==> job 6090: inputs <==
## ALU_TOP
module ALU_TOP #(parameter Width = 16)
( 
input        [Width-1 :0]                                 A,
input        [Width-1 :0]                                 B,
input        [3:0]                                        ALU_FUN,
input                                                     CLK,
input                                                     RST,
output       [Width-1 :0]                                 Arith_OUT,
output                                                    Arith_Flag,
output                                                    Carry_OUT,
output       [Width-1 :0]                                 Logic_Out,
output                                                    Logic_Flag,
output       [Width-1 :0]                                 CMP_OUT,
output                                                    CMP_Flag,
output                                                    Shift_Flag,
  ...
export LEC_CHECK = 0
export ABC_AREA = 1
export CAP_MARGIN = 35
export CORE_ASPECT_RATIO = 1.82
export CORE_MARGIN = 2
export CORE_UTILIZATION = 38
export CTS_CLUSTER_SIZE = 98
export HOLD_SLACK_MARGIN = -0.07
export MAX_ROUTING_LAYER = met4
export SLEW_MARGIN = 40
create_clock -name core_clock -period 31.7 [get_ports {CLK}]
run.sh (not shown) runs the stock make flow with config.mk's settings and CLKGATE_MAP_FILE=.
==> job 5897 (differences from job 6090) <==
==> flow/config.mk (replaced) <==
export PLATFORM = sky130hd
export DESIGN_NAME = ALU_TOP
export DESIGN_NICKNAME = ALU_TOP
export VERILOG_FILES = /design/flow/design.v
export SDC_FILE = /design/flow/constraint.sdc
export NUM_CORES = 4
export LEC_CHECK = 0
export CAP_MARGIN = 20
export CORE_MARGIN = 2
export CORE_UTILIZATION = 66
export CTS_CLUSTER_DIAMETER = 234
export MAX_ROUTING_LAYER = met4
export SLEW_MARGIN = 20
==> flow/constraint.sdc (replaced) <==
create_clock -name core_clock -period 32.0 [get_ports {CLK}]
set_input_delay 6.4000 -clock core_clock [delete_from_list [all_inputs] [get_ports {CLK}]]
set_output_delay 6.4000 -clock core_clock [all_outputs]
set_load 0.01 [all_outputs]
==> impl_metrics.json <==
{
  "cp_top_family": "AND-OR/OR-AND gates",
  "dr_wl_met2_um": 24040,
  "p_seq_share_pct": 9.6,
  "gr-usage-met1_pct": 56.25,
  "synth.avg_cell_area_um2": 7.775,
  "status": "complete, no violations",
  "track_usage_pct": 45.89
}
That was job 5897.
==> impl_metrics.json <==
{
  "dr_wl_met2_um": 31760,
  "gr-usage-met1_pct": 26.66,
  "p_seq_share_pct": 11.1,
  "track_usage_pct": 27.88,
  "port_buffers": 92,
  "status": "complete, no violations",
  "postCtsResizedCells": 1,
  "floorplanUtilization_pct": 38.39,
  "cts_buffer_depth": 2,
  "synth.avg_cell_area_um2": 6.681
}
That was job 6090.

========
==> inputs of juniper <==
==> flow/design.v <==
module Decoder(
input       [3:2]            ALU_FUN,
output      reg              Logic_Enable,
output      reg              Shift_Enable,
output      reg              Arith_Enable,
output      reg              CMP_Enable
);
always @(*)               
 begin 
  case (ALU_FUN)
		   2'b00 : 
		   begin 
		    Arith_Enable = 1'b1;
			Shift_Enable = 1'b0;
			Logic_Enable = 1'b0;
			CMP_Enable = 1'b0;
		   end
		   2'b01 :                                       
		   begin 
		    Arith_Enable = 1'b0;
			Shift_Enable = 1'b0;
			Logic_Enable = 1'b1;
			CMP_Enable = 1'b0;
		   end
		   2'b10 :                                       
		   begin 
		    Arith_Enable = 1'b0;
			Shift_Enable = 1'b0;
			Logic_Enable = 1'b0;
			CMP_Enable = 1'b1;
		   end
		   2'b11 :                                       
		   begin 
		    Arith_Enable = 1'b0;
			Shift_Enable = 1'b1;
			Logic_Enable = 1'b0;
			CMP_Enable = 1'b0;
		   end
	endcase 
end 	
endmodule
module Arith_Unit #(parameter Width = 16)
(
input     [Width-1 :0]                 A,
input     [Width-1 :0]                 B,
input                                  CLK,
input                                  RST,
input       [1:0]                      ALU_FUN,
input                                  Arith_Enable,
output      reg[Width-1 :0]            Arith_OUT,
output      reg                        Carry_OUT,
output      reg                        Arith_Flag
);
wire                         High; 
wire                         LOW;
reg   [Width-1 :0]           Arith_OUT_R;
reg                          Arith_Flag_R;
reg                          Carry_OUT_R;
always @(*) 
 begin
  Carry_OUT_R = 1'b0;
  Arith_Flag_R = Arith_Enable;
  if (Arith_Enable)  
   begin 
            Arith_Flag_R = High;
	  case (ALU_FUN)
			   2'b00 :                                       
			   begin 
			   {Carry_OUT_R , Arith_OUT_R} = A + B;
			   end
			   2'b01 :                                      
			   begin 
			   Arith_OUT_R = A - B;
			   end
			   2'b10 :                                      
			   begin
			   Arith_OUT_R = A * B ;
			   end
			   2'b11 :                                     
			   begin
			   Arith_OUT_R = (B == {Width{1'b0}}) ? {Width{1'b1}} : A / B ;
			   end
		endcase 
	end
   else 
    begin
	  Arith_OUT_R= 16'b0;	
	end	
end 	
always @(posedge CLK or negedge RST)                 
 begin 
	 if (!RST)
	  begin
	    Arith_OUT <= 16'b0;
	    Arith_Flag <= 1'b0;
		Carry_OUT <= 1'b0;
	  end
	 else 
	  begin
	    Arith_OUT <= Arith_OUT_R;
 	    Arith_Flag <= Arith_Flag_R;
		Carry_OUT <= Carry_OUT_R;
	  end
 end
assign High = 1'b1;
assign LOW = 1'b0;
endmodule   
module Logic_Unit  #(parameter Width = 16)
(
input       [Width-1 :0]               A,
input       [Width-1 :0]               B,
input                                  CLK,
input       [1:0]                      ALU_FUN,
input                                  RST,
input                                  Logic_Enable,
output      reg                        Logic_Flag,
output      reg[Width-1 :0]            Logic_OUT
);
wire                         High; 
wire                         LOW;
reg    [Width-1 :0]          Logic_OUT_R;
reg                          Logic_Flag_R;
always @(*)               
 begin 
  Logic_Flag_R = Logic_Enable;
  if (Logic_Enable)
   begin
               Logic_Flag_R = High;
	  case (ALU_FUN)
			   2'b00 :                                       
			   begin
			   Logic_OUT_R = A & B;
			   end
			   2'b01 :                                       
			   begin
			   Logic_OUT_R = A | B;
			   end
			   2'b10 :                                       
			   begin
			   Logic_OUT_R = ~(A & B);
			   end
			   2'b11 :                                        
			   begin
			   Logic_OUT_R = ~(A | B);
			   end
		endcase
     end	
	else		
	 begin
	 Logic_OUT_R = 16'b0;
	 end
end 	
always @ (posedge CLK or negedge RST)                 
 begin 
 if (!RST)
  begin
  Logic_OUT <= 16'b0;
  Logic_Flag <= 1'b0;
  end
 else
  begin 
  Logic_OUT <= Logic_OUT_R;
  Logic_Flag <= Logic_Flag_R;
  end
end
assign High = 1'b1;
assign LOW = 1'b0;
endmodule   
module CMP_Unit #(parameter Width = 16)
(
input       [Width-1 :0]               A,
input       [Width-1 :0]               B,
input                                  CLK,
input       [1:0]                      ALU_FUN,
input                                  RST,
input                                  CMP_Enable,
output      reg                        CMP_Flag,
output      reg[Width-1 :0]            CMP_OUT
);
wire                         High; 
wire                         LOW;
reg   [Width-1 :0]           CMP_OUT_R;
reg                          CMP_Flag_R;
always @(*)               
 begin 
  CMP_Flag_R = CMP_Enable;
  CMP_OUT_R = 16'b0;
  if (CMP_Enable)
   begin
               CMP_Flag_R = High;
	  case (ALU_FUN)
			   2'b00 : 
			   begin                                   
				 CMP_OUT_R = 16'b0000;
				 end
			   2'b01 : 
			   begin 
				if (A == B)                                      
				 CMP_OUT_R = 16'b0001;
				 end
			   2'b10 :                                        
			   begin 
				if ( A > B)
				 CMP_OUT_R = 16'b0010;
				 end
			   2'b11 :                                       
			   begin
				if (A < B)
				 CMP_OUT_R = 16'b0011;
				 end
		endcase 
	end
  else
   begin
    CMP_OUT_R = 16'b0;
  end	
end 	
always @ (posedge CLK or negedge RST)                 
begin 
 if (!RST)
  begin
  CMP_OUT <= 16'b0;
  CMP_Flag <= 1'b0;
  end
 else
  begin 
  CMP_OUT <= CMP_OUT_R;
  CMP_Flag <= CMP_Flag_R;
  end
end
assign High = 1'b1;
assign LOW = 1'b0;
endmodule   
module Shift_Unit #(parameter Width = 16)
(
input       [Width-1 :0]                  A,
input       [Width-1 :0]                  B,
input                                     CLK,
input       [1:0]                         ALU_FUN,
input                                     RST,
input                                     Shift_Enable,
output      reg                           Shift_Flag,
output      reg[Width-1 :0]               Shift_OUT
);
wire                         High; 
wire                         LOW;
reg   [Width-1 :0]           Shift_OUT_R;
reg                          Shift_Flag_R;
always @(*)               
 begin 
  Shift_Flag_R = Shift_Enable;
  if (Shift_Enable)
   begin
              Shift_Flag_R = High;
	  case (ALU_FUN)
			   2'b00 :                                        
			   begin 
			   Shift_OUT_R = A >> 16'b0001;
			   end
			   2'b01 :                                        
			   begin
			   Shift_OUT_R = A << 16'b0001;
			   end
			   2'b10 :                                        
			   begin 
			   Shift_OUT_R = B >> 16'b0001;
			   end
			   2'b11 :                                        
			   begin
			   Shift_OUT_R = B << 16'b0001;
			   end
		endcase 
	end
  else
   begin 
     Shift_OUT_R = 16'b0;
  end	 
end 	
always @ (posedge CLK or negedge RST)                 
 begin 
  if (!RST)
   begin 
  Shift_OUT <= 16'b0;
  Shift_Flag <= 1'b0;
   end
  else
   begin  
  Shift_OUT <= Shift_OUT_R;
  Shift_Flag <= Shift_Flag_R;
  end
end
assign High = 1'b1;
assign LOW = 1'b0;
endmodule   
module ALU_TOP #(parameter Width = 16)
( 
input        [Width-1 :0]                                 A,
input        [Width-1 :0]                                 B,
input        [3:0]                                        ALU_FUN,
input                                                     CLK,
input                                                     RST,
output       [Width-1 :0]                                 Arith_OUT,
output                                                    Arith_Flag,
output                                                    Carry_OUT,
output       [Width-1 :0]                                 Logic_Out,
output                                                    Logic_Flag,
output       [Width-1 :0]                                 CMP_OUT,
output                                                    CMP_Flag,
output                                                    Shift_Flag,
output       [Width-1 :0]                                 Shift_OUT
);
wire      Shift_Enable,Logic_Enable,Arith_Enable,CMP_Enable;
Decoder DUT1 (
.ALU_FUN(ALU_FUN[3:2]),
.Logic_Enable(Logic_Enable),
.Shift_Enable(Shift_Enable),
.Arith_Enable(Arith_Enable),
.CMP_Enable(CMP_Enable)
);
Arith_Unit DUT2 (
.A(A),
.B(B),
.CLK(CLK),
.RST(RST),
.ALU_FUN(ALU_FUN[1:0]),
.Arith_Enable(Arith_Enable),
.Arith_OUT(Arith_OUT),
.Carry_OUT(Carry_OUT),
.Arith_Flag(Arith_Flag)
);
Logic_Unit DUT3 (
.A(A),
.B(B),
.CLK(CLK),
.RST(RST),
.ALU_FUN(ALU_FUN[1:0]),
.Logic_Enable(Logic_Enable),
.Logic_Flag(Logic_Flag),
.Logic_OUT(Logic_Out)
);
CMP_Unit DUT4 (
.A(A),
.B(B),
.CLK(CLK),
.RST(RST),
.ALU_FUN(ALU_FUN[1:0]),
.CMP_Enable(CMP_Enable),
.CMP_Flag(CMP_Flag),
.CMP_OUT(CMP_OUT)
);
Shift_Unit DUT5(
.A(A),
.B(B),
.CLK(CLK),
.RST(RST),
.ALU_FUN(ALU_FUN[1:0]),
.Shift_Enable(Shift_Enable),
.Shift_Flag(Shift_Flag),
.Shift_OUT(Shift_OUT)
);
endmodule
==> flow/run.sh <==
#!/bin/bash
# the make line also repeats each setting of config.mk as NAME=value (left out here)
make -C /OpenROAD-flow-scripts/flow DESIGN_CONFIG=/design/flow/config.mk WORK_HOME=/design/flow/orfs CLKGATE_MAP_FILE= finish
==> flow/config.mk <==
export PLATFORM = sky130hd
export DESIGN_NAME = ALU_TOP
export DESIGN_NICKNAME = ALU_TOP
export VERILOG_FILES = /design/flow/design.v
export SDC_FILE = /design/flow/constraint.sdc
export NUM_CORES = 4
export LEC_CHECK = 0
export ABC_AREA = 1
export CAP_MARGIN = 40
export CORE_MARGIN = 2
export CORE_UTILIZATION = 55
export CTS_CLUSTER_DIAMETER = 198
export GPL_ROUTABILITY_DRIVEN = 1
export HOLD_SLACK_MARGIN = -0.1
export MIN_ROUTING_LAYER = met1
export SLEW_MARGIN = 15
export TNS_END_PERCENT = 5
==> flow/constraint.sdc <==
create_clock -name core_clock -period 17.4 [get_ports {CLK}]
set_input_delay 3.4800 -clock core_clock [delete_from_list [all_inputs] [get_ports {CLK}]]
set_output_delay 3.4800 -clock core_clock [all_outputs]
set_load 0.01 [all_outputs]
==> inputs of nickel, as changes to juniper <==
==> flow/config.mk (replaced) <==
export PLATFORM = sky130hd
export DESIGN_NAME = ALU_TOP
export DESIGN_NICKNAME = ALU_TOP
export VERILOG_FILES = /design/flow/design.v
export SDC_FILE = /design/flow/constraint.sdc
export NUM_CORES = 4
export LEC_CHECK = 0
export CAP_MARGIN = 20
export CORE_MARGIN = 2
export CORE_UTILIZATION = 59
export GPL_ROUTABILITY_DRIVEN = 0
export SLEW_MARGIN = 20
==> flow/constraint.sdc (replaced) <==
create_clock -name core_clock -period 32.0 [get_ports {CLK}]
set_input_delay 6.4000 -clock core_clock [delete_from_list [all_inputs] [get_ports {CLK}]]
set_output_delay 6.4000 -clock core_clock [all_outputs]
set_load 0.01 [all_outputs]
==> inputs of fjord, as changes to juniper <==
==> flow/config.mk (replaced) <==
export PLATFORM = sky130hd
export DESIGN_NAME = ALU_TOP
export DESIGN_NICKNAME = ALU_TOP
export VERILOG_FILES = /design/flow/design.v
export SDC_FILE = /design/flow/constraint.sdc
export NUM_CORES = 4
export LEC_CHECK = 0
export CAP_MARGIN = 20
export CORE_MARGIN = 2
export CORE_UTILIZATION = 68
export CTS_CLUSTER_DIAMETER = 44
export CTS_CLUSTER_SIZE = 87
export HOLD_SLACK_MARGIN = -0.1
export SLEW_MARGIN = 20
==> flow/constraint.sdc (replaced) <==
create_clock -name core_clock -period 26.6 [get_ports {CLK}]
set_input_delay 5.3200 -clock core_clock [delete_from_list [all_inputs] [get_ports {CLK}]]
set_output_delay 5.3200 -clock core_clock [all_outputs]
set_load 0.01 [all_outputs]
==> comparison table <==
item	juniper	nickel	fjord
Run status	failed layout checks	timing/DRC/antenna clean	aborted with a tool error
Failing step	-	-	global routing
Reasons for failing layout checks	setup timing	-	-
Final worst path period share	163%	97.2%	-
Yosys stat area	0.0157 mm^2	0.0149 mm^2	0.0149 mm^2
Clock network power	108 uW	58.4 uW	-
Mux share of post-synthesis cell area	0%	4.63%	4.63%
Detailed-route wire length	85400 um	54900 um	-
Logic Gate Count	1787	1593	-
Power dissipated in sequential cells	141 uW	76.4 uW	-
Number of rows created at floorplan	61	58	54
First DRT Iteration DRCs	3143	1601	-
Termination of the worst setup path	DUT2.Arith_OUT[0]$_DFF_PN0_	DUT2.Arith_OUT[0]$_DFF_PN0_	-
Internal cell power	779 uW	391 uW	-
Layout area overhead	54.4%	22.4%	-
Data buffer area share	24.8%	13.2%	-
Worst setup path startpoint	B[0]	B[6]	-
Slowest stage delay, CP	0.67 ns	0.48 ns	-
Setup TNS	-40.94 ns	0 ns	-
Power is estimated from default activity; no workload was simulated.
